## processor
module processor(clk,rst,ld,kernel,o_img_re,o_img_addr,i_img_data,
                 o_out_we,o_out_addr,o_out_data,o_complete);
For scale: roughly 12,000 cells after synthesis, roughly 200 I/O pins.
clock: 11.0 ns
lec_check: 0
abc_area: 1
cap_margin: 20
cell_pad_in_sites_global_placement: 3
core_margin: 2
core_utilization: 30
max_routing_layer: met4
min_routing_layer: met1
slew_margin: 40
tns_end_percent: 80
run.sh (not shown) runs the stock make flow with config.mk's settings and CLKGATE_MAP_FILE=.
Next try:
ABC_AREA = default   (was 1)
CELL_PAD_IN_SITES_GLOBAL_PLACEMENT = default   (was 3)
CORE_UTILIZATION = 39   (was 30)
MAX_ROUTING_LAYER = default   (was met4)
MIN_ROUTING_LAYER = default   (was met1)
SLEW_MARGIN = 20   (was 40)
TNS_END_PERCENT = default   (was 80)
clock period = 13.3 ns   (was 11.0 ns; I/O delays follow)
Effect: Design area came out lower by roughly a tenth; clock-buffer cell count goes down by 32; worst setup slack improved by 2.2 ns; clock power drops by a quarter to a third; non-clock buffer count falls by 60; global-route usage barely changes.
Next try:
CORE_UTILIZATION = 40   (was 39)
clock period = 9.18 ns   (was 13.3 ns; I/O delays follow)
Effect: Worst setup slack is worse by 3.9 ns. Core utilization rises by 1.3 points. Area after synthesis does not change. Cell count barely changes. Power is higher by about 45%.
Next try:
CORE_UTILIZATION = 39   (was 40)
GPL_TIMING_DRIVEN = 0   (was default)
HOLD_SLACK_MARGIN = 0.28   (was default)
MAX_ROUTING_LAYER = met5   (was default)
TNS_END_PERCENT = 75   (was default)
clock period = 5.96 ns   (was 9.18 ns; I/O delays follow)
Effect: This time the run completed and failed the layout checks on negative setup slack. Setup slack got worse by 2.2 ns. Combinational power rose by 76%. Power is higher by about 55%. Synthesized area stays the same. Design area is higher by 5.8%. Utilization went up by 1.5 points. Global-route usage climbs by 5.3 points. Clock power is higher by about 54%.

* * *

Setup of oak:
Starting RTL as in the previous note.
==> flow/design.v (excerpt) <==
module processor(clk,rst,ld,kernel,o_img_re,o_img_addr,i_img_data,
                 o_out_we,o_out_addr,o_out_data,o_complete);
input clk,rst,ld;
input [143:0] kernel;
output o_img_re;
output [16:0] o_img_addr;
input [7:0] i_img_data;
output o_out_we;
output [15:0] o_out_addr;
output [7:0] o_out_data;
output o_complete;
wire pc_ctrl_sig;
wire [31:0] new_pc,o_pc,o_instr;
wire [36:0] WB_DATA;
wire wb_en;
wire [2:0] o_ctrl_alu;
wire o_bse,o_rd_ctrl,o_en;
wire [5:0] o_funct;
wire [4:0] o_shift_amt;
wire [31:0] o_a,o_b,o_b_ex,o_se,o_aluout_ex,o_mem_data,o_aluout_mem;
wire [4:0] o_rd,o_rd_ex,o_rd_mem;
wire [2:0] o_ctrl_mux,o_ctrl_mux_ex;
wire complete;
assign o_complete = complete;
IF    instruction_fetch(clk,rst,ld,kernel,new_pc,pc_ctrl_sig,o_pc,o_instr,complete);
ID    instruction_decode(clk,rst,ld,wb_en,WB_DATA[36:32],WB_DATA[31:0],o_pc,o_instr,o_ctrl_alu,o_bse,o_funct,o_shift_amt,o_a,o_b,o_se,o_rd,o_ctrl_mux,new_pc,pc_ctrl_sig);
EX    execute(clk,rst,ld,o_ctrl_alu,o_bse,o_funct,o_shift_amt,o_a,o_b,o_se,o_rd,o_ctrl_mux,o_ctrl_mux_ex,o_aluout_ex,o_b_ex,o_rd_ex);
ME    memory (clk,rst,ld,o_ctrl_mux_ex,o_aluout_ex,o_rd_ex,o_img_re,o_img_addr,i_img_data,o_rd_ctrl,o_en,o_mem_data,o_aluout_mem,o_rd_mem);
MW    mem_write(o_ctrl_mux_ex,o_aluout_ex,o_b_ex,complete,o_out_we,o_out_addr,o_out_data);
WB    wirte_back(o_rd_ctrl,o_en,o_mem_data,o_aluout_mem,o_rd_mem,WB_DATA,wb_en);
endmodule
export LEC_CHECK = 0
export ABC_AREA = 1
export CAP_MARGIN = 40
export CORE_ASPECT_RATIO = 0.5
export CORE_MARGIN = 2
export CORE_UTILIZATION = 72
export CTS_CLUSTER_DIAMETER = 400
export CTS_CLUSTER_SIZE = 99
export SETUP_SLACK_MARGIN = 1.67
export SLEW_MARGIN = 20
create_clock -name core_clock -period 5.69 [get_ports {clk}]
Status: oak FAILED at global routing (5_1_grt) (tool error)
[inputs] pine vs oak
==> flow/config.mk <==
export PLATFORM = sky130hd
export DESIGN_NAME = processor
export DESIGN_NICKNAME = processor
export VERILOG_FILES = /design/flow/design.v
export SDC_FILE = /design/flow/constraint.sdc
export NUM_CORES = 4
export LEC_CHECK = 0
export CAP_MARGIN = 20
export CORE_MARGIN = 2
export CORE_UTILIZATION = 40
export SLEW_MARGIN = 20
==> flow/constraint.sdc <==
create_clock -name core_clock -period 11.9 [get_ports {clk}]
set_input_delay 2.3800 -clock core_clock [delete_from_list [all_inputs] [get_ports {clk}]]
set_output_delay 2.3800 -clock core_clock [all_outputs]
set_load 0.01 [all_outputs]
### Flow results
pine against oak; synthesized instance count is down by more than a quarter.
Looking at the reports, pine completed the entire flow and the layout it produced met the timing, DRC and antenna checks.
The mux share of post-synthesis cell area number comes out lower for oak vs pine.
Going from oak to pine, the detailed-placement wirelength estimate was found to have gone down by 40000 um.
For birch, these inputs were changed with respect to pine:
--- a/flow/config.mk
+++ b/flow/config.mk
@@ -9,3 +9,5 @@
 export CORE_MARGIN = 2
-export CORE_UTILIZATION = 40
+export CORE_UTILIZATION = 57
+export CTS_CLUSTER_DIAMETER = 365
+export CTS_CLUSTER_SIZE = 14
 export SLEW_MARGIN = 20
==> flow/constraint.sdc <==
create_clock -name core_clock -period 5.3 [get_ports {clk}]
set_input_delay 1.0600 -clock core_clock [delete_from_list [all_inputs] [get_ports {clk}]]
set_output_delay 1.0600 -clock core_clock [all_outputs]
set_load 0.01 [all_outputs]
[summary]
The standard cells in birch occupy more silicon area than those in pine do. From pine to birch the numbers moved as follows: number of clock-tree buffers in the layout fell 17, final cell count now sits lower, net switching power figure +99%. For birch, the capturing element of the worst setup path was execute.o_aluout[25]$_DFF_P_, unlike pine, where it was execute.o_aluout[30]$_DFF_P_. Of birch and pine, only birch fails to finish with a clean layout. pine → birch: row count now smaller, maximum fanout encountered on the critical timing path shows a reduction of 26.
What maple does differently from birch at the input level:
--- a/flow/config.mk
+++ b/flow/config.mk
@@ -9,5 +9,5 @@
 export CORE_MARGIN = 2
-export CORE_UTILIZATION = 57
-export CTS_CLUSTER_DIAMETER = 365
-export CTS_CLUSTER_SIZE = 14
+export CORE_UTILIZATION = 72
+export CTS_CLUSTER_SIZE = 43
+export PLACE_DENSITY_LB_ADDON = 0.03
 export SLEW_MARGIN = 20
==> flow/constraint.sdc <==
create_clock -name core_clock -period 3.78 [get_ports {clk}]
set_input_delay 0.7560 -clock core_clock [delete_from_list [all_inputs] [get_ports {clk}]]
set_output_delay 0.7560 -clock core_clock [all_outputs]
set_load 0.01 [all_outputs]
### Flow results
As the logs show, maple stopped at global routing (5_1_grt) after a tool error, so it never reached the end of the flow.
[flow] birch | stages: complete | final checks: fail | reason: setup timing
maple does worse than birch on minimum setup slack after placement.
maple: total number of placement rows lower than birch
[compare] base=birch new=maple: core utilization before placement rose by 15 points; detailed placement HPWL rose by 41000 um; total CTS buffers rose by 27%; die span in x fell by 44 um.
From maple to birch, total of buffers placed on input and output ports did not move at all.
Here is what was changed in the inputs of cedar compared with maple.
--- a/flow/config.mk
+++ b/flow/config.mk
@@ -9,5 +9,3 @@
 export CORE_MARGIN = 2
-export CORE_UTILIZATION = 72
-export CTS_CLUSTER_SIZE = 43
-export PLACE_DENSITY_LB_ADDON = 0.03
+export CORE_UTILIZATION = 21
 export SLEW_MARGIN = 20
==> flow/constraint.sdc <==
create_clock -name core_clock -period 17.3 [get_ports {clk}]
set_input_delay 3.4600 -clock core_clock [delete_from_list [all_inputs] [get_ports {clk}]]
set_output_delay 3.4600 -clock core_clock [all_outputs]
set_load 0.01 [all_outputs]
--- outcome ---
- Summary of cedar over maple: placed instance count increased 26%, boundary pin count essentially unchanged.
- cedar vs. maple: worst slack at placement moved up, share of async-settable or async-resettable flops after synthesis shows no meaningful change, overall chip area climbed 240%.
- Number of instances in the synthesized netlist: maple vs cedar identical
- In the summary table, maple is marked failed, with error GRT-0116 raised in global routing (5_1_grt).
- cedar: PASS, flow complete, no timing, DRC or antenna violations
Power and IR drop assume default switching activity.
